## job 101
// top
module top(
    input wire clk,
    input wire reset,
    input wire [7:0] next_in,
    output wire [7:0] f
    );
Size in the first run: ~1700 cells after synthesis, roughly 140 flip-flops, about 18 I/O pins, about 12000 µm² of cells after synthesis.
==> flow/config.mk <==
export PLATFORM = sky130hd
export DESIGN_NAME = top
export DESIGN_NICKNAME = top
export VERILOG_FILES = /design/flow/design.v
export SDC_FILE = /design/flow/constraint.sdc
export NUM_CORES = 4
export LEC_CHECK = 0
export ABC_AREA = 1
export CAP_MARGIN = 20
export CELL_PAD_IN_SITES_DETAIL_PLACEMENT = 1
export CELL_PAD_IN_SITES_GLOBAL_PLACEMENT = 1
export CORE_ASPECT_RATIO = 1.2
export CORE_MARGIN = 2
export CORE_UTILIZATION = 42
export CTS_CLUSTER_DIAMETER = 133
export CTS_CLUSTER_SIZE = 75
export GPL_ROUTABILITY_DRIVEN = 0
export GPL_TIMING_DRIVEN = 0
export MAX_ROUTING_LAYER = met4
export SETUP_SLACK_MARGIN = 1.59
export SLEW_MARGIN = 20
export TNS_END_PERCENT = 75
==> flow/constraint.sdc <==
create_clock -name core_clock -period 10.0 [get_ports {clk}]
set_input_delay 2.0000 -clock core_clock [delete_from_list [all_inputs] [get_ports {clk}]]
set_output_delay 2.0000 -clock core_clock [all_outputs]
set_load 0.01 [all_outputs]
run.sh (not shown) runs the stock make flow with config.mk's settings and CLKGATE_MAP_FILE=.
Per the final summary, job 101 finished and its layout is clean on timing, DRC and antenna.
Modified inputs, job 102 compared to job 101
- CELL_PAD_IN_SITES_DETAIL_PLACEMENT no longer set, was 1
- CELL_PAD_IN_SITES_GLOBAL_PLACEMENT now 0, was 1
- CORE_ASPECT_RATIO no longer set, was 1.2
- PLACE_DENSITY_LB_ADDON now 0.01, previously not set
- TNS_END_PERCENT no longer set, was 75
- SETUP_SLACK_MARGIN now 2.89, was 1.59
- GPL_ROUTABILITY_DRIVEN no longer set, was 0
- GPL_TIMING_DRIVEN no longer set, was 0
- CORE_UTILIZATION now 72, was 42
- CTS_CLUSTER_SIZE now 20, was 75
- Total half-perimeter wirelength after legalization and detailed placement (job 102 / job 101): 0.80
- Job 102 never completed; the flow aborted with a tool error in 5_1_grt.
- Job 102: cell resize tally after clock tree synthesis about 50% below job 101
- For the die area, job 102 came in 12000 µm² lower than job 101 did.
- Diff job 101 and job 102: pre-CTS worst setup slack lower in job 101
- Placeable core region: job 102 better than job 101
- [compare] base=job 101 new=job 102: number of distinct standard cells referenced by the synthesized netlist shows no meaningful change; height of the die has decreased.
- Diff job 101 -> job 102 | post-CTS setup buffer count | up by more than 10%
## Diff of input files: job 103 against job 102
- CORE_UTILIZATION changed from 72 to 42
- CELL_PAD_IN_SITES_GLOBAL_PLACEMENT changed from 0 to 1
- MAX_ROUTING_LAYER removed (was met4)
- PLACE_DENSITY_LB_ADDON removed (was 0.01)
- ABC_AREA removed (was 1)
- SETUP_SLACK_MARGIN removed (was 2.89)
==> comparison <==
Job 103 finished all stages; however, its layout fails the closing checks, the failures being negative setup slack.
Changes observed in job 103 relative to job 102: area fraction in compound gates after synthesis shows an increase of 5.9 points; synthesized instance count has decreased; core footprint now sits higher; floorplan die width climbed about 30%.
Summary of job 103 over job 102: synthesized area level, cell resize tally after clock tree synthesis dropped 45.
Relative to job 102, placement-stage cell area has increased by 12% in job 103.

---

build 13:
top again, from the RTL that the note above started with.
// top
module top(
    input wire clk,
    input wire reset,
    input wire [7:0] next_in,
    output wire [7:0] f
    );
clock: 7.41 ns
lec_check: 0
abc_area: 1
cap_margin: 20
core_margin: 2
core_utilization: 72
cts_cluster_diameter: 374
cts_cluster_size: 15
place_density_lb_addon: 0.05
slew_margin: 20
Build 13: it failed during global routing (5_1_grt), and the tool reported GRT-0116.
Edits applied to the flow inputs when going from build 13 to build 57:
- PLACE_DENSITY_LB_ADDON no longer set, was 0.05
- CORE_UTILIZATION now 66, was 72
- CTS_CLUSTER_DIAMETER no longer set, was 374
- CTS_CLUSTER_SIZE now 99, was 15
- the clock period (ns, I/O delays scaled along) now 6.43, was 7.41
Build 57 | ERROR | global routing (5_1_grt)
Diff build 57..build 13 | net count entering floorplan | unchanged
From build 13 to build 57 the numbers moved as follows: quantity of gates resized following cts saw a decrease, placement row count increased by 2 relative to the old numbers, die span in x went up by 4.3%, post-place instance area now larger, post-CTS setup buffer count shows an increase of about 18%.
Taking build 13 as the reference point, the effective utilization at floorplan of build 57 falls by 6.3 points.
For build 10, these inputs were changed with respect to build 57:
- CTS_CLUSTER_SIZE: 99 -> unset
- CORE_UTILIZATION: 66 -> 65
- PLACE_DENSITY: unset -> 0.36
- ABC_AREA: 1 -> unset
- the clock period (ns, I/O delays scaled along): 6.43 -> 11.3
### Flow results
- Build 10 was carried through to the last stage, and its layout satisfied the timing, DRC and antenna checks.
- For number of cells in the yosys synthesis report, dividing the value from build 10 by the value from build 57 gives 0.78.
- The sequential-to-total area share from yosys stat on build 57 is in line with that on build 10.
- In build 10 the post-DP HPWL turned out 4700 um lower than in build 57.
- Against build 57 as the reference, build 10 delivers a higher die boundary height.
- In build 10 relative to build 57, area of the die had gone up slightly.
- | post-placement worst setup slack | build 10 vs build 57 | better |
- XOR/XNOR share of the synthesized area on build 10 is up relative to build 57.

---

top again, from the RTL that the note above started with.
Design top, start of the top module:
module top(
    input wire clk,
    input wire reset,
    input wire [7:0] next_in,
    output wire [7:0] f
    );
    wire [7:0] r1,r2,r3,r4,r5,r6,r7,r8,r9,r10;  
    wire [9:0] load, mul_en, add1_en, add2_en, mul_read, add1_read, add2_read;
    wire [3:0] state;
    controller C1(
        clk,
        reset,
        state,
        load, mul_en, add1_en, add2_en, mul_read, add1_read, add2_read  
    );
    datapath DP1(
        clk,
        reset,
        state,
        next_in,
        load, mul_en, add1_en, add2_en, mul_read, add1_read, add2_read,  
        r1,r2,r3,r4,r5,r6,r7,r8,r9,r10,  
        f
    );
endmodule
Settings: LEC_CHECK=0, ABC_AREA=1, CAP_MARGIN=20, CELL_PAD_IN_SITES_DETAIL_PLACEMENT=1, CELL_PAD_IN_SITES_GLOBAL_PLACEMENT=1, CORE_ASPECT_RATIO=1.2, CORE_MARGIN=2, CORE_UTILIZATION=42, CTS_CLUSTER_DIAMETER=133, CTS_CLUSTER_SIZE=46, GPL_ROUTABILITY_DRIVEN=0, GPL_TIMING_DRIVEN=0, MAX_ROUTING_LAYER=met4, SLEW_MARGIN=20, TNS_END_PERCENT=20; clock period 10.0 ns.
Change:
- ABC_AREA: 1 -> not set
- CORE_ASPECT_RATIO: 1.2 -> not set
- CTS_CLUSTER_SIZE: 46 -> 20
- GPL_TIMING_DRIVEN: 0 -> 1
- TNS_END_PERCENT: 20 -> not set
=>
- The new run ran to the end with violations: negative setup slack
- clock-buffer cell count went up by 1
- worst setup slack got worse by 1300 ps
- wire length drops by 1.4%
- register-to-register slack got worse by 1300 ps
- critical path depth is lower by 6
Change:
- ABC_AREA: not set -> 1
- CELL_PAD_IN_SITES_DETAIL_PLACEMENT: 1 -> not set
- CELL_PAD_IN_SITES_GLOBAL_PLACEMENT: 1 -> 2
- CORE_UTILIZATION: 42 -> 36
- CTS_CLUSTER_DIAMETER: 133 -> 351
- CTS_CLUSTER_SIZE: 20 -> 98
- GPL_ROUTABILITY_DRIVEN: 0 -> not set
- GPL_TIMING_DRIVEN: 1 -> not set
- MAX_ROUTING_LAYER: met4 -> not set
- PLACE_DENSITY: not set -> 0.8
- SLEW_MARGIN: 20 -> 35
- TNS_END_PERCENT: not set -> 30
The new run passed the timing, DRC and antenna checks.
Routed wire length went down by 10%.
Via count stays flat.
Register-to-register slack improved by 1400 ps.
Cell count went up by 11%.
Worst setup slack improved by 1400 ps.
Cell area went down by 15%.
Area after synthesis is about the same.
Total power went down by 5.2%.
Change:
- CELL_PAD_IN_SITES_DETAIL_PLACEMENT: not set -> 1
- CELL_PAD_IN_SITES_GLOBAL_PLACEMENT: 2 -> 1
- CORE_ASPECT_RATIO: not set -> 1.2
- CORE_MARGIN: 2 -> 9
- CORE_UTILIZATION: 36 -> 42
- CTS_CLUSTER_DIAMETER: 351 -> 133
- CTS_CLUSTER_SIZE: 98 -> 75
- GPL_ROUTABILITY_DRIVEN: not set -> 0
- GPL_TIMING_DRIVEN: not set -> 0
- MAX_ROUTING_LAYER: not set -> met4
- PLACE_DENSITY: 0.8 -> not set
- SETUP_SLACK_MARGIN: not set -> 1.59
- SLEW_MARGIN: 35 -> 5
- TNS_END_PERCENT: 30 -> 50
The changed run completed with no timing, DRC or antenna violations.
Synthesized area does not change.
Count of clock-buffer cells in the layout went down by 1.
First-iteration DRC count went down by 26%.
Clock power went up by 8.1%.
Global-route usage went up by 3.5 points.
Utilization went up by 14 points.

---

## run 1
top again, from the RTL that the note above started with.
clock: 7.86 ns
lec_check: 0
abc_area: 1
cap_margin: 20
cell_pad_in_sites_global_placement: 0
core_margin: 2
core_utilization: 72
cts_cluster_diameter: 133
cts_cluster_size: 49
place_density_lb_addon: 0.2
slew_margin: 20
tns_end_percent: 5
global routing: run 1 exited with error
--- input diff run 1..run 2 ---
- CTS_CLUSTER_SIZE: 49 -> 20
- TNS_END_PERCENT: 5 -> unset
- the clock period (ns, I/O delays scaled along): 7.86 -> 10.0
==> results <==
- Every stage of the flow completed for run 2, and the final layout passed the timing, DRC and antenna checks.
- From run 2 to run 1, share of async-settable or async-resettable flops after synthesis did not move at all.
- Compared with run 1, in run 2 count of pins on the block boundary ~0 delta, total placed instance area -0.0016 mm^2, post-placement setup slack +1.40 ns.
- Diff run 1..run 2 | area inside the core boundary | unchanged
- Summary of the comparison: total half-perimeter wirelength after legalization and detailed placement is lower in run 2, relative to run 1.
- Re yosys stat cell total: no difference whatsoever between run 2 and run 1.
- Quantity of gates resized following cts ends up lower on run 2.
- From run 1 to run 2, overall die area did not move at all.
Edits applied to the flow inputs when going from run 2 to run 3:
- removing PLACE_DENSITY_LB_ADDON (formerly 0.2)
- changing CORE_UTILIZATION from 72 to 67
- removing ABC_AREA (formerly 1)
## What came out
In run 3 the implementation completed, yet the final layout does not meet the checks, the culprit being negative setup slack.
or4_4 as the critical path's slowest cell was reported by run 3, and edfxtp_1 by run 2.
As of run 3, power after layout had fallen by a few percent compared to run 2.
Cmp run 2 and run 3 / maximum fanout encountered on the critical timing path / lower: run 3
Run 3 against run 2; fmax is down by more than 10%.
Going from run 2 to run 3, maximum resistive drop on vdd moved down; final non-filler cell total shrank by 207; gate count after technology mapping went down by 371.
Setup changes, run 3 to run 4
- swapping 20 for 35 in SLEW_MARGIN
- putting TNS_END_PERCENT at 30 where nothing was set
- putting SETUP_SLACK_MARGIN at 0.85 where nothing was set
- putting ABC_AREA at 1 where nothing was set
- swapping 67 for 59 in CORE_UTILIZATION
- swapping 20 for 98 in CTS_CLUSTER_SIZE
- putting PLACE_DENSITY at 0.85 where nothing was set
- swapping 133 for 351 in CTS_CLUSTER_DIAMETER
- swapping 0 for 1 in CELL_PAD_IN_SITES_GLOBAL_PLACEMENT
==> comparison <==
- Run 4 finished every step from synthesis to the final layout, and the layout passed the timing, DRC and antenna checks.
- Delta (run 4 minus run 3): count of cells along the worst hold path up 1; initial core utilization shows a reduction of 7.9 points; post-synthesis average cell area went down by about 22%.
- Diff run 3 and run 4: via count of the routed design higher in run 4
- Between run 3 and run 4, the clock-cell share of area figures differ only marginally.
- Number of nets with antenna violations after routing: run 3 vs run 4 identical
- When the final numbers for run 3 and run 4 were put side by side, the number of buffers inserted by post-CTS setup repair turned out to be smaller in run 4.
- Number of instances in the synthesized netlist delta for run 4 relative to run 3: 371 higher
- Number of clock buffers in the layout: run 3 and run 4 compared, higher one is run 3
- Between run 4 and run 3, it is run 4 whose time the worst path needs with I/O delays and setup is lower, by 1.99 ns.
- The final-layout worst hold slack of run 4 falls short of that of run 3 by 0.031 ns.
#### Input delta (run 5 over run 4)
- MAX_ROUTING_LAYER newly set to met4
- PLACE_DENSITY removed (was 0.85)
- TNS_END_PERCENT removed (was 30)
- CTS_CLUSTER_SIZE changed from 98 to 20
- CORE_UTILIZATION changed from 59 to 42
- SLEW_MARGIN changed from 35 to 20
- SETUP_SLACK_MARGIN removed (was 0.85)
- ABC_AREA removed (was 1)
- CTS_CLUSTER_DIAMETER changed from 351 to 133
- GPL_TIMING_DRIVEN newly set to 0
### Flow results
Across run 4 and run 5, a clean result was obtained everywhere but in run 5. Diff run 4 -> run 5: clock power up about 2%, setup slack went down 1.99 ns. The lower final net count of run 4 and run 5 is in run 5. Global-route wire length before repair in run 5 is 300 um higher than in run 4. Via-per-instance ratio, run 5 vs run 4: down slightly. [run 5] fraction of power spent switching nets rose 1.6 points relative to run 4. Combinational power share was higher in run 5 than in run 4.

---

Setup of job 3147:
top again, from the RTL that the note above started with.
Settings: LEC_CHECK=0, CAP_MARGIN=20, CELL_PAD_IN_SITES_GLOBAL_PLACEMENT=1, CORE_MARGIN=2, CORE_UTILIZATION=72, CTS_CLUSTER_DIAMETER=54, CTS_CLUSTER_SIZE=61, PLACE_DENSITY_LB_ADDON=0.03, SETUP_SLACK_MARGIN=1.86, SLEW_MARGIN=20; clock period 6.27 ns.
FAIL job 3147 @ global placement without I/O: tool exited with error
The following lists how job 8884 was set up differently from job 3147:
Settings: removing SETUP_SLACK_MARGIN (formerly 1.86); setting ABC_AREA to 1 for the first time; setting PLACE_DENSITY to 0.66 for the first time; removing CTS_CLUSTER_DIAMETER (formerly 54); changing CTS_CLUSTER_SIZE from 61 to 15; removing PLACE_DENSITY_LB_ADDON (formerly 0.03); removing CELL_PAD_IN_SITES_GLOBAL_PLACEMENT (formerly 1); changing the clock period (ns, I/O delays scaled along) from 6.27 to 9.09.
Notes after the runs:
- Job 3147 and job 8884: one clean run, job 8884; the rest did not finish clean.
- Job 8884 vs. job 3147: fraction of synthesized cell area in xor and xnor cells went down by 6.6 points.
- Between job 3147 and job 8884, number of library cell types mapped by synthesis is lower for job 8884, job 3147 comes in above that.
- There was hardly any difference in floorplan die width between job 3147 and job 8884.
- Of job 3147 and job 8884, job 3147 shows the lower synthesized instance count, with job 8884 above it.
- [compare] base=job 3147 new=job 8884: fraction of the core area occupied by cells at floorplan now sits at about the same level; total cell area reported by yosys after synthesis now sits at about the same level.
- Changes observed in job 8884 relative to job 3147: sequential-to-total area share from yosys stat shows no meaningful change, area after synthesis held.
- Job 8884 vs job 3147: per-instance average area after synthesis down by more than 10%
- Job 8884 vs. job 3147: net count of the mapped netlist +371; die area ~0 delta.
## Diff of input files: job 9473 against job 8884
Settings: a change of CORE_UTILIZATION from 72 to 58; a deleted PLACE_DENSITY that had been 0.66; a deleted CTS_CLUSTER_SIZE that had been 15; a deleted ABC_AREA that had been 1; a change of the clock period (ns, I/O delays scaled along) from 9.09 to 6.43.
==> results <==
Via count went down by a little under 10% going from job 8884 to job 9473. Setup total negative slack: job 9473 vs job 8884 down 100.33 ns. Cell resize tally after clock tree synthesis is higher on job 9473. Diff job 8884 -> job 9473 | worst setup slack | decrease of 4.67 ns. Lower core utilization of the finished layout was reported by job 9473, not job 8884. Taking job 8884 as the reference, in job 9473 routed length on met3 moved down, synthesized area level. NOTE critical path depth job 8884->job 9473 increased by a few percent. Job 9473 finished every stage; the final checks, however, were not passed, the failures being negative setup slack. Pin count of the biggest net entering global routing (job 9473 vs. job 8884) increases by a little under 10%. Going from job 8884 to job 9473, the die area was enlarged. Clock share of power came out lower on job 9473 than on job 8884.
Here is what was changed in the inputs of job 2076 compared with job 9473.
Settings: PLACE_DENSITY now 0.66, previously not set; CORE_UTILIZATION now 72, was 58; the clock period (ns, I/O delays scaled along) now 10.4, was 6.43.
### Flow results
- Comparing job 2076 and job 9473, final routed wirelength across all metal layers is higher on job 2076.
- Core utilization was higher in the run labelled job 2076.
- Summary of job 2076 over job 9473: clock group share of total power shrank by 0.3 points; post-route cell area has decreased; number of clock buffer instances in the layout fell by 1; power shows a reduction of about 36%; sequential share of layout area moved up.
- Re initial standard-cell utilization of the core: job 9473 was lower than job 2076.
- None of the runs job 2076 and job 9473 ends with a clean layout.
No activity file was given, so power comes from the tool's default toggle rates.
